## flow/config.mk

```make
export PLATFORM = sky130hd
export DESIGN_NAME = mac
export DESIGN_NICKNAME = mac
export VERILOG_FILES = /design/flow/design.v
export SDC_FILE = /design/flow/constraint.sdc
export NUM_CORES = 4
export LEC_CHECK = 0
export CAP_MARGIN = 0
export CORE_MARGIN = 2
export CORE_UTILIZATION = 40
export CTS_CLUSTER_SIZE = 99
export GPL_TIMING_DRIVEN = 0
export MAX_ROUTING_LAYER = met4
export PLACE_DENSITY_LB_ADDON = 0.27
export SETUP_SLACK_MARGIN = 1.24
export SLEW_MARGIN = 20
```

## flow/constraint.sdc

```tcl
create_clock -name core_clock -period 5.54 [get_ports {clk}]
set_input_delay 1.1080 -clock core_clock [delete_from_list [all_inputs] [get_ports {clk}]]
set_output_delay 1.1080 -clock core_clock [all_outputs]
set_load 0.01 [all_outputs]
```

## flow/run.sh

```bash
#!/bin/bash
# the make line also repeats each setting of config.mk as NAME=value (left out here)
make -C /OpenROAD-flow-scripts/flow DESIGN_CONFIG=/design/flow/config.mk WORK_HOME=/design/flow/orfs CLKGATE_MAP_FILE= finish
```

## flow/design.v

```verilog
`timescale 1ns / 1ps
module multiplier (
    input  wire        clk,
    input  wire        rst,      
    input  wire [31:0] x,        
    input  wire [31:0] y,        
    input  wire        start,    
    output reg  [63:0] z,        
    output wire        busy      
  );
  localparam IDLE = 1'b0;
  localparam CALC = 1'b1;
  reg        state;
  reg [5:0]  count;
  reg [31:0] M;
  reg [64:0] P;
  reg        busy_r;
  assign busy = busy_r;
  wire [31:0] A = P[64:33];
  wire [1:0]  booth_bits = P[1:0];
  wire [31:0] add_sub_val = (booth_bits == 2'b01) ? M :
       (booth_bits == 2'b10) ? (~M + 1'b1) : 32'd0;
  wire [31:0] next_A = A + add_sub_val;
  wire [64:0] next_P = {next_A[31], next_A, P[32:1]};
  always @(posedge clk or posedge rst)
  begin
    if (rst)
    begin
      state  <= IDLE;
      count  <= 6'd0;
      M      <= 32'd0;
      P      <= 65'd0;
      z      <= 64'd0;
      busy_r <= 1'b0;
    end
    else
    begin
      case (state)
        IDLE:
        begin
          if (start)
          begin
            M      <= x;
            P      <= {32'd0, y, 1'b0};
            count  <= 6'd0;
            busy_r <= 1'b1;
            state  <= CALC;
          end
        end
        CALC:
        begin
          P <= next_P;
          count <= count + 1'b1;
          if (count == 6'd31)
          begin
            state  <= IDLE;
            z      <= next_P[64:1];
            busy_r <= 1'b0;
          end
        end
      endcase
    end
  end
endmodule
`timescale 1ns / 1ps
module mac (
    input  wire        clk,
    input  wire        rst,
    input  wire [31:0] x,
    input  wire [31:0] y,
    input  wire        start,
    output wire [31:0] z,
    output wire        busy
  );
  wire        busy0;
  wire        busy1;
  wire        busy2;
  wire        busy3;
  wire [31:0] x0 = {{24{x[ 7]}}, x[ 7: 0]};
  wire [31:0] x1 = {{24{x[15]}}, x[15: 8]};
  wire [31:0] x2 = {{24{x[23]}}, x[23:16]};
  wire [31:0] x3 = {{24{x[31]}}, x[31:24]};
  wire [31:0] y0 = {{24{y[ 7]}}, y[ 7: 0]};
  wire [31:0] y1 = {{24{y[15]}}, y[15: 8]};
  wire [31:0] y2 = {{24{y[23]}}, y[23:16]};
  wire [31:0] y3 = {{24{y[31]}}, y[31:24]};
  wire [63:0] result0;
  wire [63:0] result1;
  wire [63:0] result2;
  wire [63:0] result3;
  assign busy = busy0 | busy1 | busy2 | busy3;
  assign z    = result0[31:0] + result1[31:0] + result2[31:0] + result3[31:0];
  multiplier U_mul0 (
               .clk    (clk),
               .rst    (rst),
               .x      (x0),
               .y      (y0),
               .start  (start),
               .z      (result0),
               .busy   (busy0)
             );
  multiplier U_mul1 (
               .clk    (clk),
               .rst    (rst),
               .x      (x1),
               .y      (y1),
               .start  (start),
               .z      (result1),
               .busy   (busy1)
             );
  multiplier U_mul2 (
               .clk    (clk),
               .rst    (rst),
               .x      (x2),
               .y      (y2),
               .start  (start),
               .z      (result2),
               .busy   (busy2)
             );
  multiplier U_mul3 (
               .clk    (clk),
               .rst    (rst),
               .x      (x3),
               .y      (y3),
               .start  (start),
               .z      (result3),
               .busy   (busy3)
             );
endmodule
```

==> impl_metrics.env, run 1 <==
# source this file to load flow results
export IMPL_status="finished with violations"
export IMPL_violations="negative setup slack"
export IMPL_ys_sh_simple_pct=14.6
export IMPL_setup_viol=3
export IMPL_postSynthCellCount=3287
export IMPL_nets=3855
export IMPL_r2r_end="U_mul3.P[57]$_DFFE_PP0P_"
export IMPL_cts_sinks=448
export IMPL_hold_class="reg -> reg"
export IMPL_clk_path_buf_depth=3
export IMPL_grt_overflow=0
export IMPL_hold_path_endpoint="U_mul3.count[5]$_DFFE_PP0P_"
export IMPL_synth_nets=3631
export IMPL_hpwl_mm=60.7
export IMPL_crit_start="U_mul0.z[1]$_DFFE_PP0P_"
export IMPL_whs_ps=481
export IMPL_insertion_delay_ps=620
export IMPL_r2r_cells=15
export IMPL_finalClockSkew_ps=23.0
export IMPL_yosys_stat_area_um2=28800
export IMPL_clkSlewWorstSetupHoldPaths_ps=70
export IMPL_gp_congestion=0.904
export IMPL_aoi_share_pct=20.5
export IMPL_edf_count=0
export IMPL_dr_total_vias=24200
export IMPL_async_reset_ff_share_pct=100
export IMPL_muxShareOfSynthArea_pct=2.79
export IMPL_crit_slowest_cell="fa_1"
export IMPL_flop_cell="dfrtp_1"
export IMPL_grt_pass1_wl_mm=132
export IMPL_fillers=6827
export IMPL_tritoncts="built"
export IMPL_tightest_slew_ps=1140
export IMPL_hold_start="U_mul3.count[5]$_DFFE_PP0P_"
export IMPL_drc_errors=0
export IMPL_avgRoutedWirePerCell_um=18.1
export IMPL_top_cells_by_count="632 x nand2_1, 448 x dfrtp_1, 445 x o21ai_0"
export IMPL_slew_violations=0
export IMPL_path_max_fanout=3
export IMPL_ys_ff=448
export IMPL_die_h_um=272
export IMPL_post_route_period_util_pct=100
export IMPL_critPathTopFamily="AND-OR/OR-AND gates"
export IMPL_timing_slew_headroom_pct=24.0
export IMPL_cpPeakStageDelay_ps=500
export IMPL_placed_area_um2=31400
export IMPL_antenna_found_initial=1
export IMPL_finalWirelength_mm=81.7
export IMPL_cp_required_ps=4430
export IMPL_xor_area_share_pct=4.50
export IMPL_cts_htree_levels=2
export IMPL_chipArea_um2=74200
export IMPL_rsz0062_at_grt="true"
export IMPL_grt_start_max_net_pins=34
export IMPL_start_kind="register"
export IMPL_synth_area_leader_cell="dfrtp_1"
export IMPL_synth_cell_types=84
export IMPL_logic_family="AND-OR/OR-AND gates"
export IMPL_num_io_pins=100
export IMPL_synthesis_area_um2=28800
export IMPL_worst_slack_ps=-26.3
export IMPL_holdPathStages=1
export IMPL_drtAntennaViolNets=0
export IMPL_drt_iter0_drc=1622
export IMPL_ys_warn_count=1
export IMPL_yosys_cells=3287
export IMPL_grt_usage_pct=22.9
export IMPL_top_cell="nand2_1"
export IMPL_cp_end_kind="output pin"
export IMPL_via_per_inst=5.38
export IMPL_io_buffers=98
export IMPL_ys_seq_share_pct=38.9
export IMPL_cts_hold_buf=0
export IMPL_max_freq_mhz=180
export IMPL_grt_pass1_vias=24000
export IMPL_path_depth=16
export IMPL_top_area_share_pct=38.9
export IMPL_reg2reg_from="U_mul3.M[5]$_DFFE_PP0P_"
export IMPL_cp_data_arrival_time_ps=4460
export IMPL_core_area_um2=71400
export IMPL_fa_ha_area_share_pct=13.8
export IMPL_syn_area_per_cell_um2=8.76
export IMPL_synthToLayoutAreaGrowth_pct=18.4
export IMPL_area_leaders="dfrtp_1 39%, ha_1 9.2%, nand2_1 8.2%, o21ai_0 7.7%, fa_1 4.6%"
export IMPL_die_x_um=272
export IMPL_maxCapViolCount=0
export IMPL_cts_root_buf="clkbuf_16"
export IMPL_path_buffers=3
export IMPL_criticalPathCategory="reg -> out"
export IMPL_final_area_um2=34100
export IMPL_crit_chain="inv_2 > fa_2 > fa_1 > inv_2 > ha_4 > fa_2 > a21oi_2 > o21bai_4 > a211oi_4 > o31ai_4 > a21oi_2 > o21bai_2 > a31o_4 > a221oi_4 > xnor2_1 > buf_2"
export IMPL_num_rows=98
export IMPL_initCoreUtil_pct=40.4
export IMPL_setup_worst_path_end="z[29]"
export IMPL_reg2reg_setup_slack_ps=1360
export IMPL_cts_buffers=52
export IMPL_antenna_cells=0
export IMPL_fin_crit_ps=5570
export IMPL_drtPass1Iterations=6
export IMPL_tool_warnings=45
export IMPL_hold_viol=0
==> per-stage QoR <==
| stage | setup slack (ps) | cells | TNS [ps] | util, % |
|---|---|---|---|---|
| 6_report | -26.3 | 4501 | -51.3 | 47.8 |
| 5_1_grt | -239 | 4501 | -1280 | 47.8 |
| 4_1_cts | -90.4 | 4476 | -212 | 47.1 |
| 3_5_place_dp | -202 | 4351 | -799 | 44.0 |
| 3_3_place_gp | -5120 | 4335 | -2249550 | 43.5 |
| 2_1_floorplan | -1630 | 3287 | -728070 | - |
==> final cells by class <==
type | instances | area (um2) | area share [%]
plain buffers | 163 | 626 | 1.83
repair buffers | 170 | 1680 | 4.92
flip-flops and latches | 448 | 11200 | 32.9
inverters | 218 | 822 | 2.41
multi-input cells | 2458 | 16800 | 49.4
clock buffers | 67 | 1450 | 4.25
well taps | 950 | 1190 | 3.48
clock inverters | 27 | 290 | 0.851
==> repair_timing <==
action / CTS / global route
endpoints found under the hold margin: 0 / 0
resized: 201 / 90
gates cloned: 0 / 0
pin swaps: 50 / 34
setup endpoints to repair: 58 / 68
buffers inserted: 31 / 25
==> routing by layer <==
layer | vias to the layer above | GRT usage, % | routed length, um
met5 | - | - | 0
met4 | 0 | 6.95 | 2460
met3 | 131 | 4.14 | 4390
met2 | 543 | 35.6 | 37400
met1 | 11800 | 30.3 | 37500
li1 | 11800 | - | -
==> run 2: changes to the inputs <==
- CAP_MARGIN: 0 -> 5
- CORE_UTILIZATION: 40 -> 71
- CTS_CLUSTER_DIAMETER: default -> 29
- CTS_CLUSTER_SIZE: 99 -> 39
- GPL_TIMING_DRIVEN: 0 -> default
- PLACE_DENSITY_LB_ADDON: 0.27 -> default
- SETUP_SLACK_MARGIN: 1.24 -> 0.26
- clock period: 5.54 -> 5.26 ns (I/O delays scaled with it)
==> run 2 against run 1 <==
Effect of this change:
- still fails the layout checks on negative setup slack
- via count is 15% higher
- critical path depth is 1 lower
- non-clock buffer count is 152 lower
- clock skew is 25 ps higher
- die size is 43% lower
- worst hold slack better by 2.7 ps
- setup slack worse by 650 ps
- register-to-register slack worse by 930 ps
- synthesized area stayed put
- critical endpoint is now z[30]
- highest routed layer unchanged
==> impl_metrics.env, run 2 <==
# source this file to load flow results
export IMPL_insertion_delay_ps=700
export IMPL_slew_violations=0
export IMPL_dr_total_vias=27800
export IMPL_r2r_cells=15
export IMPL_violations="negative setup slack"
export IMPL_avgRoutedWirePerCell_um=24.0
export IMPL_clk_path_buf_depth=3
export IMPL_grt_pass1_wl_mm=147
export IMPL_worst_slack_ps=-680
export IMPL_grt_pass1_vias=28300
export IMPL_edf_count=0
export IMPL_holdPathStages=2
export IMPL_fa_ha_area_share_pct=13.8
export IMPL_dp_cells=3806
export IMPL_tns_ps=-7460
export IMPL_crit_start="U_mul2.z[11]$_DFFE_PP0P_"
export IMPL_max_freq_mhz=168
export IMPL_finalClockSkew_ps=48.0
export IMPL_critPathTopFamily="AND-OR/OR-AND gates"
export IMPL_cts_buffers=103
export IMPL_clkSlewWorstSetupHoldPaths_ps=60
export IMPL_die_x_um=205
export IMPL_ys_ff=448
export IMPL_cts_root_buf="clkbuf_16"
export IMPL_async_reset_ff_share_pct=100
export IMPL_rsz0062_at_grt="true"
export IMPL_setup_viol=20
export IMPL_hpwl_mm=50.0
export IMPL_drt_iter0_drc=3471
export IMPL_drc_errors=0
export IMPL_num_io_pins=100
export IMPL_path_max_fanout=3
export IMPL_crit_slowest_cell="fa_1"
export IMPL_grt_start_max_net_pins=127
export IMPL_criticalPathCategory="reg -> out"
export IMPL_grt_usage_pct=45.7
export IMPL_hold_viol=0
export IMPL_hold_start="U_mul0.P[49]$_DFFE_PP0P_"
export IMPL_cpPeakStageDelay_ps=500
export IMPL_core_area_um2=39900
export IMPL_area_leaders="dfrtp_1 39%, ha_1 9.2%, nand2_1 8.2%, o21ai_0 7.7%, fa_1 4.6%"
export IMPL_fillers=1901
export IMPL_fin_crit_ps=5940
export IMPL_synth_nets=3631
export IMPL_hold_class="reg -> reg"
export IMPL_drtAntennaViolNets=0
export IMPL_tightest_slew_ps=1280
export IMPL_r2r_end="U_mul2.P[63]$_DFFE_PP0P_"
export IMPL_final_area_um2=34800
export IMPL_via_per_inst=6.91
export IMPL_setup_worst_path_end="z[30]"
export IMPL_top_area_share_pct=38.9
export IMPL_synthesis_area_um2=28800
export IMPL_antenna_found_initial=2
export IMPL_tool_warnings=51
export IMPL_drtPass1Iterations=8
export IMPL_hold_path_endpoint="U_mul0.P[49]$_DFFE_PP0P_"
export IMPL_cp_data_arrival_time_ps=4890
export IMPL_tritoncts="built"
export IMPL_cts_sinks=448
export IMPL_cp_required_ps=4210
export IMPL_reg2reg_from="U_mul2.M[2]$_DFFE_PP0P_"
export IMPL_die_h_um=205
export IMPL_synth_cell_types=84
export IMPL_top_cells_by_count="632 x nand2_1, 448 x dfrtp_1, 445 x o21ai_0"
export IMPL_cts_htree_levels=3
export IMPL_initCoreUtil_pct=72.1
export IMPL_crit_chain="inv_1 > fa_1 > fa_1 > inv_1 > ha_1 > a21o_1 > a21o_1 > a21oi_2 > o211ai_1 > a31oi_4 > o31ai_4 > a311o_2 > a221oi_2 > xnor2_1 > buf_2"
export IMPL_syn_area_per_cell_um2=8.76
export IMPL_post_route_period_util_pct=113
export IMPL_postSynthCellCount=3287
export IMPL_placed_area_um2=30400
export IMPL_xor_area_share_pct=4.50
export IMPL_aoi_share_pct=20.5
export IMPL_final_cells=4026
export IMPL_cts_hold_buf=0
export IMPL_path_buffers=3
export IMPL_path_depth=15
export IMPL_io_buffers=99
export IMPL_chipArea_um2=42200
export IMPL_flop_cell="dfrtp_1"
export IMPL_ys_seq_share_pct=38.9
export IMPL_timing_slew_headroom_pct=14.6
export IMPL_status="finished with violations"
export IMPL_grt_overflow=0
export IMPL_ys_warn_count=1
export IMPL_top_cell="nand2_1"
export IMPL_gp_congestion=0.962
export IMPL_ys_sh_simple_pct=14.6
export IMPL_num_rows=73
export IMPL_finalWirelength_mm=96.7
export IMPL_reg2reg_setup_slack_ps=430
export IMPL_start_kind="register"
export IMPL_muxShareOfSynthArea_pct=2.79
export IMPL_yosys_cells=3287
export IMPL_nets=3754
export IMPL_synth_area_leader_cell="dfrtp_1"
export IMPL_synthToLayoutAreaGrowth_pct=20.8
export IMPL_logic_family="AND-OR/OR-AND gates"
export IMPL_yosys_stat_area_um2=28800
export IMPL_maxCapViolCount=0
export IMPL_cp_end_kind="output pin"
==> run 2: stage by stage <==
| step | hold WS, ps | utilization, % | worst slack, ps |
|---|---|---|---|
| floorplan | 445 | - | -1850 |
| global placement | 468 | 76.1 | -345 |
| detailed placement | 477 | 76.1 | -463 |
| CTS | 486 | 86.5 | -382 |
| global route | 511 | 87.2 | -686 |
| finish | 483 | 87.2 | -680 |
==> run 2: routing by layer <==
| metal | global-route usage [%] | up-vias | wire (um) |
|---|---|---|---|
| met1 | 52.1 | 13200 | 33700 |
| li1 | - | 11700 | - |
| met2 | 74.0 | 2174 | 45700 |
| met3 | 9.33 | 757 | 9250 |
| met5 | - | - | 0 |
| met4 | 29.5 | 0 | 8000 |
==> run 2: repair_timing <==
item,CTS,global route
endpoints found under the setup margin,27,33
buffers inserted,13,11
pin swaps,46,28
gates resized,168,42
==> run 2: final cells by class <==
cell class,count,area (um2),area share [%]
Antenna cell,2,5.00,0.0144
Clock buffer,128,2840,8.17
Clock inverter,66,1020,2.92
Inverter,218,825,2.37
Multi-Input combinational cell,2458,16600,47.7
Sequential cell,448,11200,32.2
Tap cell,525,657,1.89
Timing Repair Buffer,181,1620,4.65
==> run 3: changes to the inputs <==
- ABC_AREA: default -> 1
- CAP_MARGIN: 5 -> 20
- CELL_PAD_IN_SITES_DETAIL_PLACEMENT: default -> 0
- CORE_UTILIZATION: 71 -> 72
- CTS_CLUSTER_DIAMETER: 29 -> 195
- CTS_CLUSTER_SIZE: 39 -> 13
- GPL_TIMING_DRIVEN: default -> 1
- MAX_ROUTING_LAYER: met4 -> default
- PLACE_DENSITY: default -> 0.35
- SETUP_SLACK_MARGIN: 0.26 -> 1.11
- SLEW_MARGIN: 20 -> 40
- clock period: 5.26 -> 3.91 ns (I/O delays scaled with it)
==> run 3 against run 2 <==
Effect of this change:
- the flow now stops in global routing
- synthesized cell count up 39%
- synthesized area up 12%
- die size up 9.8%
==> impl_metrics.env, run 3 <==
# source this file to load flow results
export IMPL_status="aborted with a tool error"
export IMPL_lastStage="global routing"
export IMPL_toolErrorMsg="[ERROR GRT-0232] Routing congestion too high. Check the congestion heatmap in the GUI."
export IMPL_aoi_share_pct=11.8
export IMPL_grt_usage_pct=86.1
export IMPL_cts_hold_buf=0
export IMPL_synth_area_leader_cell="dfrtp_1"
export IMPL_core_area_um2=44100
export IMPL_top_area_share_pct=34.9
export IMPL_ys_warn_count=1
export IMPL_logic_family="simple AND/OR/NAND/NOR gates"
export IMPL_async_reset_ff_share_pct=100
export IMPL_cts_buffers=40
export IMPL_muxShareOfSynthArea_pct=0
export IMPL_place_worst_setup_slack_ps=-204
export IMPL_xor_area_share_pct=1.06
export IMPL_yosys_stat_area_um2=32100
export IMPL_die_x_um=215
export IMPL_synth_nets=4906
export IMPL_gp_congestion=1.02
export IMPL_ys_ff=448
export IMPL_edf_count=0
export IMPL_cts_sinks=448
export IMPL_num_io_pins=100
export IMPL_ys_seq_share_pct=34.9
export IMPL_die_h_um=215
export IMPL_yosys_cells=4562
export IMPL_synthesis_area_um2=32100
export IMPL_top_cell="nand2_1"
export IMPL_clk_path_buf_depth=3
export IMPL_chipArea_um2=46300
export IMPL_grt_overflow=387
export IMPL_cts_htree_levels=2
export IMPL_postSynthCellCount=4562
export IMPL_io_buffers=99
export IMPL_hpwl_mm=69.9
export IMPL_fa_ha_area_share_pct=12.3
export IMPL_ys_sh_simple_pct=28.5
export IMPL_synth_cell_types=47
export IMPL_top_cells_by_count="1579 x nand2_1, 812 x inv_1, 448 x dfrtp_1"
export IMPL_cts_root_buf="clkbuf_16"
export IMPL_initCoreUtil_pct=72.8
export IMPL_syn_area_per_cell_um2=7.04
export IMPL_num_rows=77
export IMPL_flop_cell="dfrtp_1"
export IMPL_area_leaders="dfrtp_1 35%, nand2_1 18%, inv_1 9.5%, ha_1 8.2%, fa_1 4.1%"
[run 3: metrics by stage]
stage                     hold slack [ps]  area, um2  cells
after CTS                             487      38900   5406
after detailed placement              469      35000   5285
after global placement                457      35000   5285
after floorplan                       448      32700   4562
[run 3: what timing repair did]
action,in CTS
buffers inserted,77
resized,714
gates cloned,0
pin swaps,275
setup endpoints to repair,135
[run 3: routing by layer]
layer	GRT usage (%)	overflow
met1	85.1	4
met2	98.8	199
met3	75.4	14
met4	90.0	169
met5	33.4	1
==> run 4: changes to the inputs <==
- ABC_AREA: 1 -> default
- CAP_MARGIN: 20 -> 10
- CORE_UTILIZATION: 72 -> 17
- CTS_CLUSTER_DIAMETER: 195 -> 65
- CTS_CLUSTER_SIZE: 13 -> 60
- GPL_TIMING_DRIVEN: 1 -> default
- MAX_ROUTING_LAYER: default -> met4
- PLACE_DENSITY: 0.35 -> default
- PLACE_DENSITY_LB_ADDON: default -> 0.28
- SETUP_SLACK_MARGIN: 1.11 -> 0.11
- SLEW_MARGIN: 40 -> 20
- clock period: 3.91 -> 4.65 ns (I/O delays scaled with it)
==> run 4 against run 3 <==
Effect of this change:
- the layout now fails its checks (negative setup slack)
- synthesized area fell by 10%
- die size rose to 3.7 times the previous value
- synthesized cell count fell by 28%
==> impl_metrics.env, run 4 <==
# source this file to load flow results
export IMPL_crit_chain="inv_2 > fa_2 > fa_1 > inv_2 > ha_4 > fa_2 > a21oi_2 > o21bai_2 > a211oi_2 > buf_4 > o31ai_4 > a21oi_2 > o21bai_2 > a31o_4 > a221oi_4 > xnor2_1 > buf_2"
export IMPL_clkSlewWorstSetupHoldPaths_ps=50
export IMPL_clk_path_buf_depth=3
export IMPL_cp_required_ps=3720
export IMPL_hold_class="reg -> reg"
export IMPL_setup_viol=25
export IMPL_tool_warnings=47
export IMPL_syn_area_per_cell_um2=8.76
export IMPL_finalClockSkew_ps=53.7
export IMPL_drtAntennaViolNets=0
export IMPL_reg2reg_from="U_mul3.M[4]$_DFFE_PP0P_"
export IMPL_hpwl_mm=61.8
export IMPL_grt_usage_pct=10.3
export IMPL_cp_end_kind="output pin"
export IMPL_cts_sinks=448
export IMPL_synth_area_leader_cell="dfrtp_1"
export IMPL_place_worst_setup_slack_ps=-829
export IMPL_top_cell="nand2_1"
export IMPL_ys_sh_simple_pct=14.6
export IMPL_num_rows=151
export IMPL_path_max_fanout=3
export IMPL_ys_warn_count=1
export IMPL_timing_slew_headroom_pct=32.3
export IMPL_drtPass1Iterations=7
export IMPL_criticalPathCategory="reg -> out"
export IMPL_status="finished with violations"
export IMPL_hold_viol=0
export IMPL_core_area_um2=169000
export IMPL_fin_crit_ps=5400
export IMPL_synth_cell_types=84
export IMPL_crit_slowest_cell="fa_1"
export IMPL_synthesis_area_um2=28800
export IMPL_worst_slack_ps=-752
export IMPL_antenna_found_initial=2
export IMPL_critPathTopFamily="AND-OR/OR-AND gates"
export IMPL_grt_overflow=0
export IMPL_postSynthCellCount=3287
export IMPL_cp_data_arrival_time_ps=4470
export IMPL_top_cells_by_count="632 x nand2_1, 448 x dfrtp_1, 445 x o21ai_0"
export IMPL_ys_seq_share_pct=38.9
export IMPL_tritoncts="built"
export IMPL_cts_root_buf="clkbuf_16"
export IMPL_hold_path_endpoint="U_mul1.P[54]$_DFFE_PP0P_"
export IMPL_grt_pass1_wl_mm=138
export IMPL_die_x_um=416
export IMPL_initCoreUtil_pct=17.0
export IMPL_yosys_cells=3287
export IMPL_maxCapViolCount=0
export IMPL_rsz0062_at_grt="true"
export IMPL_placed_area_um2=33300
export IMPL_post_route_period_util_pct=116
export IMPL_drt_iter0_drc=1279
export IMPL_ys_ff=448
export IMPL_io_buffers=99
export IMPL_final_cells=5752
export IMPL_async_reset_ff_share_pct=100
export IMPL_top_area_share_pct=38.9
export IMPL_num_io_pins=100
export IMPL_via_per_inst=4.11
export IMPL_grt_start_max_net_pins=103
export IMPL_yosys_stat_area_um2=28800
export IMPL_tightest_slew_ps=1010
export IMPL_max_freq_mhz=185
export IMPL_area_leaders="dfrtp_1 39%, ha_1 9.2%, nand2_1 8.2%, o21ai_0 7.7%, fa_1 4.6%"
export IMPL_die_h_um=416
export IMPL_violations="negative setup slack"
export IMPL_edf_count=0
export IMPL_reg2reg_setup_slack_ps=370
export IMPL_final_area_um2=36200
export IMPL_path_depth=17
export IMPL_dr_total_vias=23700
export IMPL_slew_violations=0
export IMPL_fa_ha_area_share_pct=13.8
export IMPL_start_kind="register"
export IMPL_flop_cell="dfrtp_1"
export IMPL_grt_pass1_vias=23900
export IMPL_avgRoutedWirePerCell_um=15.2
export IMPL_r2r_end="U_mul3.P[57]$_DFFE_PP0P_"
export IMPL_gp_congestion=0.826
export IMPL_nets=3827
export IMPL_cts_hold_buf=0
export IMPL_finalWirelength_mm=87.2
export IMPL_cts_buffers=66
export IMPL_dp_cells=5610
export IMPL_holdPathStages=2
export IMPL_synthToLayoutAreaGrowth_pct=25.8
export IMPL_insertion_delay_ps=670
export IMPL_muxShareOfSynthArea_pct=2.79
export IMPL_setup_worst_path_end="z[29]"
export IMPL_crit_start="U_mul2.z[1]$_DFFE_PP0P_"
export IMPL_synth_nets=3631
export IMPL_cpPeakStageDelay_ps=500
export IMPL_aoi_share_pct=20.5
export IMPL_path_buffers=4
export IMPL_r2r_cells=15
export IMPL_cts_htree_levels=3
export IMPL_hold_start="U_mul1.P[54]$_DFFE_PP0P_"
export IMPL_logic_family="AND-OR/OR-AND gates"
export IMPL_chipArea_um2=173000
export IMPL_drc_errors=0
export IMPL_fillers=18600
export IMPL_xor_area_share_pct=4.50
## run 4: stage by stage
step                utilization (%)  hold slack [ps]  setup TNS (ps)
floorplan                         -              445        -1047040
global placement               19.7              470           -8710
detailed placement             19.7              470           -8840
CTS                            21.3              482          -12300
finish                         21.5              485           -9830
global route                   21.5              488          -14820
## run 4: per-layer routing
layer / vias up / wire, um / GRT usage (%)
met5: - / 0 / -
met4: 0 / 3340 / 4.15
met3: 115 / 2860 / 1.71
met2: 296 / 42200 / 17.2
met1: 11500 / 38700 / 12.4
li1: 11800 / - / -
## run 4: final cells by class
class / instances / area [um2] / share of cell area (%)
Multi-Input combinational cell: 2458 / 16600 / 45.8
Sequential cell: 448 / 11200 / 31.0
Tap cell: 2218 / 2780 / 7.66
Timing Repair Buffer: 291 / 2480 / 6.85
Clock buffer: 77 / 1770 / 4.90
Inverter: 218 / 825 / 2.28
Clock inverter: 41 / 557 / 1.54
Antenna cell: 1 / 2.50 / 0.00691
## run 4: timing repair
action,CTS,global route
pin swaps,52,31
setup buffers,12,14
gates resized,178,46
setup endpoints to repair,30,35
==> run 5: changes to the inputs <==
- CAP_MARGIN: 10 -> 20
- CELL_PAD_IN_SITES_DETAIL_PLACEMENT: 0 -> default
- CORE_UTILIZATION: 17 -> 72
- CTS_CLUSTER_DIAMETER: 65 -> default
- CTS_CLUSTER_SIZE: 60 -> default
- MAX_ROUTING_LAYER: met4 -> default
- PLACE_DENSITY_LB_ADDON: 0.28 -> 0.24
- SETUP_SLACK_MARGIN: 0.11 -> default
- clock period: 4.65 -> 5.12 ns (I/O delays scaled with it)
==> run 5 against run 4 <==
Effect of this change:
- still fails the layout checks on negative setup slack
- critical path depth decreased by 1
- critical path type unchanged
- highest routed layer is now met5
==> impl_metrics.env, run 5 <==
# source this file to load flow results
export IMPL_status="finished with violations"
export IMPL_violations="negative setup slack"
export IMPL_muxShareOfSynthArea_pct=2.79
export IMPL_cts_sinks=448
export IMPL_hpwl_mm=50.6
export IMPL_via_per_inst=6.64
export IMPL_slew_violations=0
export IMPL_clk_path_buf_depth=3
export IMPL_clkSlewWorstSetupHoldPaths_ps=70
export IMPL_fa_ha_area_share_pct=13.8
export IMPL_whs_ps=486
export IMPL_die_h_um=204
export IMPL_ys_seq_share_pct=38.9
export IMPL_cpPeakStageDelay_ps=590
export IMPL_start_kind="register"
export IMPL_cp_data_arrival_time_ps=4680
export IMPL_dr_total_vias=26200
export IMPL_r2r_end="U_mul2.P[63]$_DFFE_PP0P_"
export IMPL_syn_area_per_cell_um2=8.76
export IMPL_reg2reg_from="U_mul2.M[2]$_DFFE_PP0P_"
export IMPL_aoi_share_pct=20.5
export IMPL_grt_pass1_vias=25400
export IMPL_tritoncts="built"
export IMPL_fillers=2272
export IMPL_rsz0062_at_grt="true"
export IMPL_crit_slowest_cell="fa_1"
export IMPL_synthToLayoutAreaGrowth_pct=13.6
export IMPL_crit_chain="inv_1 > fa_1 > fa_1 > inv_1 > ha_4 > buf_4 > o21a_1 > o21ai_1 > nand2b_1 > a41o_4 > a31oi_4 > o31ai_4 > a311o_2 > a221oi_2 > xnor2_1 > buf_2"
export IMPL_tool_warnings=52
export IMPL_grt_start_max_net_pins=147
export IMPL_ys_ff=448
export IMPL_chipArea_um2=41600
export IMPL_gp_congestion=0.956
export IMPL_cp_required_ps=4100
export IMPL_area_leaders="dfrtp_1 39%, ha_1 9.2%, nand2_1 8.2%, o21ai_0 7.7%, fa_1 4.6%"
export IMPL_post_route_period_util_pct=111
export IMPL_cts_buffers=48
export IMPL_cp_end_kind="output pin"
export IMPL_reg2reg_setup_slack_ps=440
export IMPL_logic_family="AND-OR/OR-AND gates"
export IMPL_initCoreUtil_pct=72.6
export IMPL_yosys_stat_area_um2=28800
export IMPL_drtAntennaViolNets=0
export IMPL_insertion_delay_ps=630
export IMPL_core_area_um2=39600
export IMPL_top_area_share_pct=38.9
export IMPL_cts_htree_levels=2
export IMPL_flop_cell="dfrtp_1"
export IMPL_path_max_fanout=3
export IMPL_hold_start="U_mul1.P[45]$_DFFE_PP0P_"
export IMPL_holdPathStages=2
export IMPL_maxCapViolCount=0
export IMPL_critPathTopFamily="AND-OR/OR-AND gates"
export IMPL_drc_errors=0
export IMPL_timing_slew_headroom_pct=21.7
export IMPL_top_cell="nand2_1"
export IMPL_drtPass1Iterations=7
export IMPL_hold_class="reg -> reg"
export IMPL_synth_cell_types=84
export IMPL_max_freq_mhz=175
export IMPL_synth_nets=3631
export IMPL_ys_warn_count=1
export IMPL_hold_path_endpoint="U_mul1.P[45]$_DFFE_PP0P_"
export IMPL_xor_area_share_pct=4.50
export IMPL_finalClockSkew_ps=30.9
export IMPL_edf_count=0
export IMPL_path_buffers=4
export IMPL_io_buffers=99
export IMPL_setup_viol=20
export IMPL_yosys_cells=3287
export IMPL_grt_overflow=0
export IMPL_ys_sh_simple_pct=14.6
export IMPL_synthesis_area_um2=28800
export IMPL_hold_viol=0
export IMPL_die_x_um=204
export IMPL_grt_usage_pct=38.0
export IMPL_final_cells=3939
export IMPL_crit_start="U_mul0.z[6]$_DFFE_PP0P_"
export IMPL_grt_pass1_wl_mm=127
export IMPL_cts_root_buf="clkbuf_16"
export IMPL_dp_cells=3826
export IMPL_fin_crit_ps=5700
export IMPL_criticalPathCategory="reg -> out"
export IMPL_place_worst_setup_slack_ps=-560
export IMPL_antenna_found_initial=4
export IMPL_drt_iter0_drc=3191
export IMPL_postSynthCellCount=3287
export IMPL_num_rows=73
export IMPL_num_io_pins=100
export IMPL_worst_slack_ps=-582
export IMPL_nets=3715
export IMPL_top_cells_by_count="632 x nand2_1, 448 x dfrtp_1, 445 x o21ai_0"
export IMPL_r2r_cells=15
export IMPL_path_depth=16
export IMPL_tightest_slew_ps=1170
export IMPL_synth_area_leader_cell="dfrtp_1"
export IMPL_async_reset_ff_share_pct=100
export IMPL_avgRoutedWirePerCell_um=21.5
export IMPL_finalWirelength_mm=84.7
export IMPL_setup_worst_path_end="z[30]"
[run 5: per-stage QoR]
| step | util [%] | TNS, ps | instance area, um2 |
|---|---|---|---|
| 6_report | 82.5 | -5560 | 32700 |
| 4_1_cts | 81.7 | -2680 | 32400 |
| 5_1_grt | 82.5 | -7420 | 32700 |
| 3_5_place_dp | 76.9 | -3460 | 30500 |
| 3_3_place_gp | 76.9 | -2210 | 30500 |
| 2_1_floorplan | - | -878590 | 28800 |
[run 5: timing repair]
action / CTS / global route
setup buffers: 10 / 13
gates resized: 119 / 56
setup endpoints to repair: 24 / 25
hold buffers: 0 / 0
hold endpoints to repair: 0 / 0
pin swaps: 27 / 19
cloned: 0 / 0
[run 5: area by class of cell]
type	count	area [um2]	area share, %
clock inverter	27	380	1.16
tap	525	657	2.01
timing repair buffer	197	1700	5.20
clock buffer	63	1350	4.12
antenna	3	7.51	0.0230
sequential	448	11200	34.3
inverter	218	825	2.52
multi-input combinational	2458	16600	50.7
[run 5: per-layer routing]
| metal | vias to the layer above | wire length [um] | GRT usage, % |
|---|---|---|---|
| met2 | 1654 | 40100 | 63.1 |
| met5 | - | 13 | 0 |
| li1 | 11500 | - | - |
| met1 | 12600 | 31900 | 49.5 |
| met3 | 423 | 7670 | 5.72 |
| met4 | 2 | 5070 | 17.7 |
==> run 6: changes to the inputs <==
- CAP_MARGIN: 20 -> 30
- CELL_PAD_IN_SITES_DETAIL_PLACEMENT: default -> 2
- CELL_PAD_IN_SITES_GLOBAL_PLACEMENT: default -> 3
- CORE_ASPECT_RATIO: default -> 1.13
- CORE_MARGIN: 2 -> 3
- CORE_UTILIZATION: 72 -> 45
- CTS_CLUSTER_DIAMETER: default -> 135
- CTS_CLUSTER_SIZE: default -> 40
- GPL_ROUTABILITY_DRIVEN: default -> 1
- GPL_TIMING_DRIVEN: default -> 0
- HOLD_SLACK_MARGIN: default -> -0.08
- MAX_ROUTING_LAYER: default -> met4
- MIN_ROUTING_LAYER: default -> met2
- PLACE_DENSITY_LB_ADDON: 0.24 -> 0.2
- SETUP_SLACK_MARGIN: default -> -0.06
- SLEW_MARGIN: 20 -> 5
- clock period: 5.12 -> 6.76 ns (I/O delays scaled with it)
==> run 6 against run 5 <==
Effect of this change:
- the run now fails in global placement
- die size rose by 61%
- synthesized area did not move
- synthesized cell count did not move
==> impl_metrics.env, run 6 <==
# source this file to load flow results
export IMPL_lastStage="global placement"
export IMPL_top_area_share_pct=38.9
export IMPL_core_area_um2=62600
export IMPL_initCoreUtil_pct=46.0
export IMPL_yosys_cells=3287
export IMPL_xor_area_share_pct=4.50
export IMPL_muxShareOfSynthArea_pct=2.79
export IMPL_async_reset_ff_share_pct=100
export IMPL_postSynthCellCount=3287
export IMPL_die_x_um=244
export IMPL_fa_ha_area_share_pct=13.8
export IMPL_num_io_pins=100
export IMPL_logic_family="AND-OR/OR-AND gates"
export IMPL_synthesis_area_um2=28800
export IMPL_synth_area_leader_cell="dfrtp_1"
export IMPL_yosys_stat_area_um2=28800
export IMPL_area_leaders="dfrtp_1 39%, ha_1 9.2%, nand2_1 8.2%, o21ai_0 7.7%, fa_1 4.6%"
export IMPL_num_rows=97
export IMPL_toolErrorMsg="[ERROR FLW-0024] Place density exceeds 1.0 (current PLACE_DENSITY_LB_ADDON =  0.2). Please check if the value of  PLACE_DENSITY_LB_ADDON is between 0 and 0.99."
export IMPL_edf_count=0
export IMPL_top_cells_by_count="632 x nand2_1, 448 x dfrtp_1, 445 x o21ai_0"
export IMPL_synth_cell_types=84
export IMPL_flop_cell="dfrtp_1"
export IMPL_die_h_um=275
export IMPL_syn_area_per_cell_um2=8.76
export IMPL_chipArea_um2=67100
export IMPL_ys_warn_count=1
export IMPL_synth_nets=3631
export IMPL_aoi_share_pct=20.5
export IMPL_ys_seq_share_pct=38.9
export IMPL_ys_ff=448
export IMPL_top_cell="nand2_1"
export IMPL_status="aborted with a tool error"
export IMPL_ys_sh_simple_pct=14.6
==> run 7: changes to the inputs <==
- ABC_AREA: default -> 1
- CAP_MARGIN: 30 -> 20
- CELL_PAD_IN_SITES_DETAIL_PLACEMENT: 2 -> 0
- CELL_PAD_IN_SITES_GLOBAL_PLACEMENT: 3 -> default
- CORE_ASPECT_RATIO: 1.13 -> default
- CORE_MARGIN: 3 -> 2
- CORE_UTILIZATION: 45 -> 72
- CTS_CLUSTER_DIAMETER: 135 -> 195
- CTS_CLUSTER_SIZE: 40 -> 12
- GPL_ROUTABILITY_DRIVEN: 1 -> default
- GPL_TIMING_DRIVEN: 0 -> 1
- HOLD_SLACK_MARGIN: -0.08 -> -0.09
- MAX_ROUTING_LAYER: met4 -> default
- MIN_ROUTING_LAYER: met2 -> default
- PLACE_DENSITY_LB_ADDON: 0.2 -> 0.28
- SETUP_SLACK_MARGIN: -0.06 -> 1.15
- SLEW_MARGIN: 5 -> 40
- clock period: 6.76 -> 4.15 ns (I/O delays scaled with it)
==> run 7 against run 6 <==
Effect of this change:
- the run fails in global routing
- synthesized area is 12% higher
- die size down 31%
- synthesized cell count is 39% higher
==> impl_metrics.env, run 7 <==
# source this file to load flow results
export IMPL_fa_ha_area_share_pct=12.3
export IMPL_initCoreUtil_pct=72.8
export IMPL_area_leaders="dfrtp_1 35%, nand2_1 18%, inv_1 9.5%, ha_1 8.2%, fa_1 4.1%"
export IMPL_grt_usage_pct=81.5
export IMPL_toolErrorMsg="[ERROR GRT-0232] Routing congestion too high. Check the congestion heatmap in the GUI."
export IMPL_grt_overflow=86
export IMPL_cts_hold_buf=0
export IMPL_io_buffers=99
export IMPL_syn_area_per_cell_um2=7.04
export IMPL_clk_path_buf_depth=3
export IMPL_logic_family="simple AND/OR/NAND/NOR gates"
export IMPL_synth_area_leader_cell="dfrtp_1"
export IMPL_status="aborted with a tool error"
export IMPL_num_io_pins=100
export IMPL_muxShareOfSynthArea_pct=0
export IMPL_hpwl_mm=71.4
export IMPL_cts_sinks=448
export IMPL_synthesis_area_um2=32100
export IMPL_lastStage="global routing"
export IMPL_ys_ff=448
export IMPL_edf_count=0
export IMPL_gp_congestion=1.02
export IMPL_top_cells_by_count="1579 x nand2_1, 812 x inv_1, 448 x dfrtp_1"
export IMPL_top_cell="nand2_1"
export IMPL_cts_buffers=43
export IMPL_synth_cell_types=47
export IMPL_synth_nets=4906
export IMPL_die_x_um=215
export IMPL_aoi_share_pct=11.8
export IMPL_xor_area_share_pct=1.06
export IMPL_yosys_stat_area_um2=32100
export IMPL_chipArea_um2=46300
export IMPL_ys_seq_share_pct=34.9
export IMPL_flop_cell="dfrtp_1"
export IMPL_core_area_um2=44100
export IMPL_yosys_cells=4562
export IMPL_num_rows=77
export IMPL_ys_warn_count=1
export IMPL_die_h_um=215
export IMPL_cts_root_buf="clkbuf_16"
export IMPL_postSynthCellCount=4562
export IMPL_ys_sh_simple_pct=28.5
export IMPL_top_area_share_pct=34.9
export IMPL_cts_htree_levels=2
export IMPL_async_reset_ff_share_pct=100
export IMPL_place_worst_setup_slack_ps=-65.7
-- run 7: what timing repair did --
item | CTS
resized | 644
pin swaps | 201
endpoints found under the setup margin | 127
setup buffers | 67
-- run 7: metrics by stage --
step	TNS [ps]	cell area, um2	cells	hold WS [ps]	utilization, %
after floorplan	-1226240	32700	4562	448	-
after CTS	-3630	38100	5344	486	86.4
after global placement	-24.1	34500	5229	457	78.2
after detailed placement	-177	34500	5230	468	78.2
-- run 7: routing by layer --
layer  global-route usage [%]  overflow
met1                     82.9         2
met2                     95.8        33
met3                     68.4         9
met4                     78.3        42
met5                     37.8         0
==> run 8: changes to the inputs <==
- ABC_AREA: 1 -> default
- CAP_MARGIN: 20 -> 15
- CELL_PAD_IN_SITES_DETAIL_PLACEMENT: 0 -> default
- CORE_UTILIZATION: 72 -> 71
- CTS_CLUSTER_DIAMETER: 195 -> 29
- CTS_CLUSTER_SIZE: 12 -> 40
- GPL_TIMING_DRIVEN: 1 -> default
- HOLD_SLACK_MARGIN: -0.09 -> -0.04
- PLACE_DENSITY_LB_ADDON: 0.28 -> default
- SETUP_SLACK_MARGIN: 1.15 -> 1.38
- SLEW_MARGIN: 40 -> 20
- clock period: 4.15 -> 5.22 ns (I/O delays scaled with it)
==> run 8 against run 7 <==
Effect of this change:
- the flow again stops in global routing
- synthesized cell count shrank 28%
- die size shrank 8.9%
- synthesized area shrank 10%
==> impl_metrics.env, run 8 <==
# source this file to load flow results
export IMPL_grt_usage_pct=85.0
export IMPL_die_h_um=205
export IMPL_ys_warn_count=1
export IMPL_flop_cell="dfrtp_1"
export IMPL_place_worst_setup_slack_ps=-141
export IMPL_top_area_share_pct=38.9
export IMPL_toolErrorMsg="[ERROR GRT-0232] Routing congestion too high. Check the congestion heatmap in the GUI."
export IMPL_area_leaders="dfrtp_1 39%, ha_1 9.2%, nand2_1 8.2%, o21ai_0 7.7%, fa_1 4.6%"
export IMPL_yosys_cells=3287
export IMPL_dp_cells=3788
export IMPL_top_cells_by_count="632 x nand2_1, 448 x dfrtp_1, 445 x o21ai_0"
export IMPL_hpwl_mm=49.9
export IMPL_num_io_pins=100
export IMPL_initCoreUtil_pct=72.1
export IMPL_num_rows=73
export IMPL_async_reset_ff_share_pct=100
export IMPL_ys_ff=448
export IMPL_die_x_um=205
export IMPL_grt_overflow=58
export IMPL_synth_nets=3631
export IMPL_top_cell="nand2_1"
export IMPL_cts_buffers=105
export IMPL_io_buffers=99
export IMPL_cts_sinks=448
export IMPL_aoi_share_pct=20.5
export IMPL_postSynthCellCount=3287
export IMPL_synth_area_leader_cell="dfrtp_1"
export IMPL_cts_root_buf="clkbuf_16"
export IMPL_fa_ha_area_share_pct=13.8
export IMPL_muxShareOfSynthArea_pct=2.79
export IMPL_xor_area_share_pct=4.50
export IMPL_synthesis_area_um2=28800
export IMPL_syn_area_per_cell_um2=8.76
export IMPL_ys_seq_share_pct=38.9
export IMPL_logic_family="AND-OR/OR-AND gates"
export IMPL_lastStage="global routing"
export IMPL_synth_cell_types=84
export IMPL_status="aborted with a tool error"
export IMPL_yosys_stat_area_um2=28800
export IMPL_ys_sh_simple_pct=14.6
export IMPL_clk_path_buf_depth=3
export IMPL_edf_count=0
export IMPL_core_area_um2=39900
export IMPL_chipArea_um2=42200
export IMPL_gp_congestion=0.933
export IMPL_cts_htree_levels=3
==> run 8: stage by stage <==
| stage | utilization, % | instance area [um2] |
|---|---|---|
| global placement | 76.0 | 30300 |
| CTS | 89.9 | 35900 |
| floorplan | - | 29000 |
| detailed placement | 76.0 | 30300 |
==> run 8: metal layers <==
metal	GRT overflow	track usage, %
met3	4	77.3
met2	15	95.7
met1	2	83.0
met5	0	55.2
met4	37	85.8
==> run 8: repair_timing <==
item,in CTS
endpoints found under the hold margin,0
hold buffers,0
pin swaps,130
gates resized,376
setup buffers,76
endpoints found under the setup margin,91
==> run 9: changes to the inputs <==
- CAP_MARGIN: 15 -> 35
- CELL_PAD_IN_SITES_DETAIL_PLACEMENT: default -> 0
- CORE_UTILIZATION: 71 -> 72
- CTS_CLUSTER_DIAMETER: 29 -> 379
- CTS_CLUSTER_SIZE: 40 -> 93
- GPL_TIMING_DRIVEN: default -> 1
- HOLD_SLACK_MARGIN: -0.04 -> default
- MAX_ROUTING_LAYER: default -> met4
- PLACE_DENSITY_LB_ADDON: default -> 0.05
- SETUP_SLACK_MARGIN: 1.38 -> 0.43
- SLEW_MARGIN: 20 -> 5
- clock period: 5.22 -> 3.42 ns (I/O delays scaled with it)
==> run 9 against run 8 <==
Effect of this change:
- the flow again stops in global routing
- die size is 1.4% lower
- synthesized area is the same
- synthesized cell count unchanged
==> impl_metrics.env, run 9 <==
# source this file to load flow results
export IMPL_status="aborted with a tool error"
export IMPL_lastStage="global routing"
export IMPL_toolErrorMsg="[ERROR DPL-0038] Utilization greater than 100%, impossible to legalize"
export IMPL_ys_ff=448
export IMPL_synth_cell_types=84
export IMPL_ys_seq_share_pct=38.9
export IMPL_core_area_um2=39600
export IMPL_top_cells_by_count="632 x nand2_1, 448 x dfrtp_1, 445 x o21ai_0"
export IMPL_io_buffers=99
export IMPL_flop_cell="dfrtp_1"
export IMPL_num_io_pins=100
export IMPL_gp_congestion=0.973
export IMPL_logic_family="AND-OR/OR-AND gates"
export IMPL_chipArea_um2=41600
export IMPL_yosys_stat_area_um2=28800
export IMPL_die_x_um=204
export IMPL_ys_sh_simple_pct=14.6
export IMPL_num_rows=73
export IMPL_synth_area_leader_cell="dfrtp_1"
export IMPL_aoi_share_pct=20.5
export IMPL_cts_buffers=8
export IMPL_placed_area_um2=34200
export IMPL_die_h_um=204
export IMPL_syn_area_per_cell_um2=8.76
export IMPL_top_area_share_pct=38.9
export IMPL_synthesis_area_um2=28800
export IMPL_area_leaders="dfrtp_1 39%, ha_1 9.2%, nand2_1 8.2%, o21ai_0 7.7%, fa_1 4.6%"
export IMPL_top_cell="nand2_1"
export IMPL_initCoreUtil_pct=72.6
export IMPL_xor_area_share_pct=4.50
export IMPL_muxShareOfSynthArea_pct=2.79
export IMPL_fa_ha_area_share_pct=13.8
export IMPL_cts_htree_levels=1
export IMPL_async_reset_ff_share_pct=100
export IMPL_postSynthCellCount=3287
export IMPL_cts_root_buf="clkbuf_16"
export IMPL_cts_sinks=448
export IMPL_clk_path_buf_depth=3
export IMPL_ys_warn_count=1
export IMPL_edf_count=0
export IMPL_synth_nets=3631
export IMPL_yosys_cells=3287
export IMPL_hpwl_mm=60.0
-- run 9: what timing repair did --
item,CTS
hold buffers,0
cloned,0
resized,573
setup endpoints to repair,126
buffers inserted,93
endpoints found under the hold margin,0
pin swaps,264
-- run 9: metrics by stage --
step           setup slack, ps  cells
2_1_floorplan            -3320   3287
3_3_place_gp             -1540   4226
3_5_place_dp             -1690   4227
4_1_cts                  -1880   4332
==> run 10: changes to the inputs <==
- ABC_AREA: default -> 1
- CAP_MARGIN: 35 -> 20
- CELL_PAD_IN_SITES_DETAIL_PLACEMENT: 0 -> default
- CTS_CLUSTER_DIAMETER: 379 -> default
- CTS_CLUSTER_SIZE: 93 -> 75
- GPL_TIMING_DRIVEN: 1 -> default
- MAX_ROUTING_LAYER: met4 -> default
- PLACE_DENSITY: default -> 0.35
- PLACE_DENSITY_LB_ADDON: 0.05 -> default
- SETUP_SLACK_MARGIN: 0.43 -> 1.18
- SLEW_MARGIN: 5 -> 20
- clock period: 3.42 -> 4.01 ns (I/O delays scaled with it)
==> run 10 against run 9 <==
Effect of this change:
- the flow again stops in global routing
- die size grew 11%
- synthesized cell count grew 39%
- synthesized area grew 12%
==> impl_metrics.env, run 10 <==
# source this file to load flow results
export IMPL_cts_buffers=48
export IMPL_ys_sh_simple_pct=28.5
export IMPL_yosys_stat_area_um2=32100
export IMPL_top_cells_by_count="1579 x nand2_1, 812 x inv_1, 448 x dfrtp_1"
export IMPL_num_rows=77
export IMPL_ys_seq_share_pct=34.9
export IMPL_fa_ha_area_share_pct=12.3
export IMPL_postSynthCellCount=4562
export IMPL_lastStage="global routing"
export IMPL_cts_root_buf="clkbuf_16"
export IMPL_cts_sinks=448
export IMPL_io_buffers=99
export IMPL_place_worst_setup_slack_ps=-110
export IMPL_hpwl_mm=71.5
export IMPL_area_leaders="dfrtp_1 35%, nand2_1 18%, inv_1 9.5%, ha_1 8.2%, fa_1 4.1%"
export IMPL_grt_usage_pct=92.2
export IMPL_logic_family="simple AND/OR/NAND/NOR gates"
export IMPL_synth_cell_types=47
export IMPL_grt_overflow=1582
export IMPL_yosys_cells=4562
export IMPL_num_io_pins=100
export IMPL_async_reset_ff_share_pct=100
export IMPL_die_h_um=215
export IMPL_ys_warn_count=1
export IMPL_xor_area_share_pct=1.06
export IMPL_cts_hold_buf=0
export IMPL_cts_htree_levels=2
export IMPL_ys_ff=448
export IMPL_die_x_um=215
export IMPL_core_area_um2=44100
export IMPL_gp_congestion=0.988
export IMPL_chipArea_um2=46300
export IMPL_synth_area_leader_cell="dfrtp_1"
export IMPL_flop_cell="dfrtp_1"
export IMPL_top_cell="nand2_1"
export IMPL_synthesis_area_um2=32100
export IMPL_top_area_share_pct=34.9
export IMPL_muxShareOfSynthArea_pct=0
export IMPL_clk_path_buf_depth=3
export IMPL_synth_nets=4906
export IMPL_toolErrorMsg="[ERROR GRT-0232] Routing congestion too high. Check the congestion heatmap in the GUI."
export IMPL_syn_area_per_cell_um2=7.04
export IMPL_status="aborted with a tool error"
export IMPL_aoi_share_pct=11.8
export IMPL_edf_count=0
export IMPL_initCoreUtil_pct=72.8
[run 10: through the flow]
| step | instances | utilization [%] | cell area (um2) |
|---|---|---|---|
| 2_1_floorplan | 4562 | - | 32700 |
| 3_5_place_dp | 5260 | 78.8 | 34800 |
| 4_1_cts | 5420 | 89.1 | 39300 |
| 3_3_place_gp | 5260 | 78.8 | 34800 |
[run 10: repair_timing]
action                                  CTS
pin swaps                               248
endpoints found under the setup margin  134
setup buffers                            73
gates cloned                              0
resized                                 710
[run 10: layer usage]
layer | GRT overflow | global-route usage (%)
met1 | 5 | 87.2
met2 | 1022 | 110
met3 | 18 | 77.1
met4 | 537 | 106
met5 | 0 | 28.6
==> run 11: changes to the inputs <==
- ABC_AREA: 1 -> default
- CORE_UTILIZATION: 72 -> 66
- CTS_CLUSTER_SIZE: 75 -> default
- PLACE_DENSITY: 0.35 -> default
- SETUP_SLACK_MARGIN: 1.18 -> 1.38
- clock period: 4.01 -> 5.22 ns (I/O delays scaled with it)
==> run 11 against run 10 <==
Effect of this change:
- synthesized area fell by 10%
- synthesized cell count fell by 28%
- the layout now fails its checks (negative setup slack)
- die size fell by 2.1%
==> impl_metrics.env, run 11 <==
# source this file to load flow results
export IMPL_clkSlewWorstSetupHoldPaths_ps=60
export IMPL_ys_warn_count=1
export IMPL_postSynthCellCount=3287
export IMPL_insertion_delay_ps=610
export IMPL_grt_start_max_net_pins=98
export IMPL_top_area_share_pct=38.9
export IMPL_synth_cell_types=84
export IMPL_cts_htree_levels=2
export IMPL_drtAntennaViolNets=0
export IMPL_top_cells_by_count="632 x nand2_1, 448 x dfrtp_1, 445 x o21ai_0"
export IMPL_tool_warnings=47
export IMPL_drtPass1Iterations=6
export IMPL_yosys_cells=3287
export IMPL_top_cell="nand2_1"
export IMPL_syn_area_per_cell_um2=8.76
export IMPL_ys_ff=448
export IMPL_grt_overflow=0
export IMPL_path_depth=16
export IMPL_worst_slack_ps=-406
export IMPL_grt_pass1_wl_mm=123
export IMPL_maxCapViolCount=0
export IMPL_synth_area_leader_cell="dfrtp_1"
export IMPL_hpwl_mm=49.3
export IMPL_start_kind="register"
export IMPL_logic_family="AND-OR/OR-AND gates"
export IMPL_setup_viol=16
export IMPL_violations="negative setup slack"
export IMPL_num_rows=76
export IMPL_crit_start="U_mul2.z[1]$_DFFE_PP0P_"
export IMPL_synth_nets=3631
export IMPL_final_util_pct=82.0
export IMPL_setup_worst_path_end="z[29]"
export IMPL_finalWirelength_mm=82.7
export IMPL_holdPathStages=1
export IMPL_synthesis_area_um2=28800
export IMPL_cpPeakStageDelay_ps=510
export IMPL_post_route_period_util_pct=108
export IMPL_critPathTopFamily="AND-OR/OR-AND gates"
export IMPL_cp_data_arrival_time_ps=4580
export IMPL_cts_root_buf="clkbuf_16"
export IMPL_timing_slew_headroom_pct=27.4
export IMPL_async_reset_ff_share_pct=100
export IMPL_path_max_fanout=3
export IMPL_drc_errors=0
export IMPL_path_buffers=3
export IMPL_gp_congestion=0.932
export IMPL_r2r_cells=18
export IMPL_die_h_um=213
export IMPL_antenna_found_initial=1
export IMPL_finalClockSkew_ps=17.7
export IMPL_hold_path_endpoint="U_mul3.count[5]$_DFFE_PP0P_"
export IMPL_flop_cell="dfrtp_1"
export IMPL_drt_iter0_drc=2666
export IMPL_slew_violations=0
export IMPL_grt_pass1_vias=24800
export IMPL_chipArea_um2=45300
export IMPL_final_area_um2=35300
export IMPL_tritoncts="built"
export IMPL_crit_slowest_cell="fa_1"
export IMPL_cts_sinks=448
export IMPL_nets=3803
export IMPL_area_leaders="dfrtp_1 39%, ha_1 9.2%, nand2_1 8.2%, o21ai_0 7.7%, fa_1 4.6%"
export IMPL_ys_sh_simple_pct=14.6
export IMPL_placed_area_um2=30500
export IMPL_criticalPathCategory="reg -> out"
export IMPL_cp_required_ps=4180
export IMPL_reg2reg_from="U_mul3.M[2]$_DFFE_PP0P_"
export IMPL_hold_start="U_mul3.count[5]$_DFFE_PP0P_"
export IMPL_aoi_share_pct=20.5
export IMPL_cp_end_kind="output pin"
export IMPL_via_per_inst=6.28
export IMPL_yosys_stat_area_um2=28800
export IMPL_initCoreUtil_pct=66.9
export IMPL_max_freq_mhz=178
export IMPL_muxShareOfSynthArea_pct=2.79
export IMPL_r2r_end="U_mul3.P[52]$_DFFE_PP0P_"
export IMPL_status="finished with violations"
export IMPL_fin_crit_ps=5630
export IMPL_avgRoutedWirePerCell_um=20.2
export IMPL_hold_class="reg -> reg"
export IMPL_clk_path_buf_depth=3
export IMPL_whs_ps=488
export IMPL_synthToLayoutAreaGrowth_pct=22.7
export IMPL_edf_count=0
export IMPL_crit_chain="inv_2 > fa_1 > fa_1 > inv_2 > ha_4 > fa_2 > a21oi_2 > o21bai_2 > a211oi_2 > o31ai_2 > a21oi_2 > o21bai_4 > a31o_4 > a221oi_4 > xnor2_1 > buf_2"
export IMPL_cts_buffers=49
export IMPL_fa_ha_area_share_pct=13.8
export IMPL_io_buffers=99
export IMPL_die_x_um=213
export IMPL_core_area_um2=43100
export IMPL_dr_total_vias=25600
export IMPL_hold_viol=0
export IMPL_num_io_pins=100
export IMPL_cts_hold_buf=0
export IMPL_rsz0062_at_grt="true"
export IMPL_xor_area_share_pct=4.50
export IMPL_grt_usage_pct=33.5
export IMPL_reg2reg_setup_slack_ps=1000
export IMPL_ys_seq_share_pct=38.9
export IMPL_tightest_slew_ps=1090
run 11: cell type report:
type / instances / area [um2]
diodes: 2 / 5.00
clock buffers: 67 / 1370
clock inverters: 23 / 283
fillers: 2566 / 7730
inverters: 218 / 827
multi-input cells: 2458 / 18400
flip-flops and latches: 448 / 11200
well taps: 585 / 732
repair buffers: 284 / 2500
run 11: timing repair:
action | 4_1_cts | 5_1_grt
cloned | 0 | 0
setup endpoints to repair | 91 | 89
setup buffers | 56 | 86
pin swaps | 113 | 159
resized | 336 | 254
run 11: metal layers:
layer  share of wire [%]  global-route usage, %  vias up
met3                 6.5                   4.84      279
met4                 4.0                   13.0        0
met1                  40                   42.9    12600
met5                   0                      0        -
li1                    -                      -    11700
met2                  50                   57.6     1055
run 11: stage by stage:
step / setup TNS, ps / setup WS (ps) / instances
after global placement: -45.4 / -45.4 / 3851
final: -3450 / -406 / 4085
after floorplan: -842750 / -1880 / 3287
after CTS: -1470 / -228 / 3997
after detailed placement: -360 / -165 / 3851
after global routing: -5350 / -529 / 4083
==> run 12: changes to the inputs <==
- CELL_PAD_IN_SITES_DETAIL_PLACEMENT: default -> 0
- CORE_UTILIZATION: 66 -> 72
- CTS_CLUSTER_DIAMETER: default -> 195
- CTS_CLUSTER_SIZE: default -> 12
- GPL_TIMING_DRIVEN: default -> 1
- PLACE_DENSITY_LB_ADDON: default -> 0.28
- SETUP_SLACK_MARGIN: 1.38 -> default
- SLEW_MARGIN: 20 -> 5
- clock period: 5.22 -> 4.69 ns (I/O delays scaled with it)
==> run 12 against run 11 <==
Effect of this change:
- the layout still fails its checks (negative setup slack)
- synthesized cell count stayed put
- core utilization increased by 0.55 points
- die size fell by 8.2%
- critical path depth is 2 lower
- cell count decreased by 3.1%
- count of clock-buffer cells in the layout decreased by 20
- critical path type unchanged
==> impl_metrics.env, run 12 <==
# source this file to load flow results
export IMPL_status="finished with violations"
export IMPL_violations="negative setup slack"
export IMPL_die_x_um=204
export IMPL_synth_nets=3631
export IMPL_tritoncts="built"
export IMPL_hold_viol=0
export IMPL_aoi_share_pct=20.5
export IMPL_ys_sh_simple_pct=14.6
export IMPL_start_kind="register"
export IMPL_num_rows=73
export IMPL_cp_end_kind="output pin"
export IMPL_top_cells_by_count="632 x nand2_1, 448 x dfrtp_1, 445 x o21ai_0"
export IMPL_fin_crit_ps=5810
export IMPL_yosys_cells=3287
export IMPL_use_met2_pct=65.0
export IMPL_avgRoutedWirePerCell_um=22.5
export IMPL_maxCapViolCount=0
export IMPL_grt_pass1_wl_mm=132
export IMPL_reg2reg_from="U_mul3.M[4]$_DFFE_PP0P_"
export IMPL_hpwl_mm=51.8
export IMPL_ys_ff=448
export IMPL_fillers=2214
export IMPL_cts_hold_buf=0
export IMPL_nets=3771
export IMPL_synthesis_area_um2=28800
export IMPL_r2r_end="U_mul3.P[60]$_DFFE_PP0P_"
export IMPL_cts_htree_levels=2
export IMPL_final_cells=3959
export IMPL_cts_sinks=448
export IMPL_clk_path_buf_depth=3
export IMPL_clkSlewWorstSetupHoldPaths_ps=70
export IMPL_met3_usage_pct=6.74
export IMPL_chipArea_um2=41600
export IMPL_initCoreUtil_pct=72.6
export IMPL_critPathTopFamily="AND-OR/OR-AND gates"
export IMPL_crit_start="U_mul1.z[6]$_DFFE_PP0P_"
export IMPL_drtPass1Iterations=8
export IMPL_async_reset_ff_share_pct=100
export IMPL_ys_seq_share_pct=38.9
export IMPL_postSynthCellCount=3287
export IMPL_yosys_stat_area_um2=28800
export IMPL_drtAntennaViolNets=0
export IMPL_holdPathStages=2
export IMPL_max_freq_mhz=172
export IMPL_cp_required_ps=3750
export IMPL_worst_slack_ps=-1120
export IMPL_cts_buffers=43
export IMPL_cts_root_buf="clkbuf_16"
export IMPL_rsz0062_at_grt="true"
export IMPL_top_usage_layer="met2"
export IMPL_r2r_cells=15
export IMPL_hold_start="U_mul1.P[52]$_DFFE_PP0P_"
export IMPL_tool_warnings=54
export IMPL_synth_cell_types=84
export IMPL_die_h_um=204
export IMPL_grt_start_max_net_pins=128
export IMPL_slew_violations=0
export IMPL_crit_chain="inv_2 > fa_1 > fa_1 > inv_2 > ha_4 > a2111oi_4 > o21ai_2 > a41o_4 > a31oi_4 > o31ai_4 > a311o_2 > a221oi_2 > xnor2_1 > buf_2"
export IMPL_antenna_found_initial=1
export IMPL_grt_usage_pct=39.5
export IMPL_path_depth=14
export IMPL_finalClockSkew_ps=40.8
export IMPL_timing_slew_headroom_pct=19.1
export IMPL_criticalPathCategory="reg -> out"
export IMPL_fa_ha_area_share_pct=13.8
export IMPL_finalWirelength_mm=89.2
export IMPL_met1_usage_pct=50.8
export IMPL_tightest_slew_ps=1210
export IMPL_edf_count=0
export IMPL_grt_overflow=0
export IMPL_hold_path_endpoint="U_mul1.P[52]$_DFFE_PP0P_"
export IMPL_setup_worst_path_end="z[30]"
export IMPL_top_area_share_pct=38.9
export IMPL_syn_area_per_cell_um2=8.76
export IMPL_xor_area_share_pct=4.50
export IMPL_core_area_um2=39600
export IMPL_path_buffers=3
export IMPL_dp_cells=3874
export IMPL_logic_family="AND-OR/OR-AND gates"
export IMPL_cpPeakStageDelay_ps=730
export IMPL_synth_area_leader_cell="dfrtp_1"
export IMPL_ys_warn_count=1
export IMPL_path_max_fanout=5
export IMPL_final_area_um2=32700
export IMPL_io_buffers=99
export IMPL_reg2reg_setup_slack_ps=110
export IMPL_final_util_pct=82.6
export IMPL_cp_data_arrival_time_ps=4870
export IMPL_num_io_pins=100
export IMPL_flop_cell="dfrtp_1"
export IMPL_crit_slowest_cell="fa_1"
export IMPL_post_route_period_util_pct=124
export IMPL_muxShareOfSynthArea_pct=2.79
export IMPL_dr_total_vias=26800
export IMPL_drt_iter0_drc=3286
export IMPL_drc_errors=0
export IMPL_setup_viol=26
export IMPL_placed_area_um2=30900
export IMPL_grt_pass1_vias=26300
export IMPL_top_cell="nand2_1"
export IMPL_area_leaders="dfrtp_1 39%, ha_1 9.2%, nand2_1 8.2%, o21ai_0 7.7%, fa_1 4.6%"
export IMPL_hold_class="reg -> reg"
export IMPL_gp_congestion=0.946
export IMPL_synthToLayoutAreaGrowth_pct=13.7
export IMPL_insertion_delay_ps=620
export IMPL_via_per_inst=6.77
## run 12: layout make-up
class                   count  area (um2)  area share, %
multi-input cells        2458       16600           50.8
flip-flops and latches    448       11200           34.3
repair buffers            258        2230           6.81
clock buffers              47        1090           3.33
inverters                 218         825           2.52
well taps                 525         657           2.01
clock inverters             4        78.8          0.241
diodes                      1        2.50        0.00764
## run 12: through the flow
| stage | TNS, ps | setup slack, ps | hold slack, ps |
|---|---|---|---|
| 2_1_floorplan | -1032710 | -2310 | 445 |
| 3_5_place_dp | -10600 | -1050 | 477 |
| 4_1_cts | -8700 | -718 | 492 |
| 6_report | -16930 | -1120 | 485 |
| 3_3_place_gp | -7220 | -832 | 465 |
| 5_1_grt | -18120 | -1160 | 514 |
## run 12: what timing repair did
action	CTS	global route
resized	166	61
pin swaps	37	40
endpoints found under the setup margin	29	33
buffers inserted	19	20
## run 12: metal layers
layer  part of all wire [%]  vias up  routed length (um)
li1                       -    11600                   -
met1                     37    12800               32700
met2                     47     1905               41800
met3                     10      521                9060
met4                    6.4        0                5690
met5                      0        -                   0
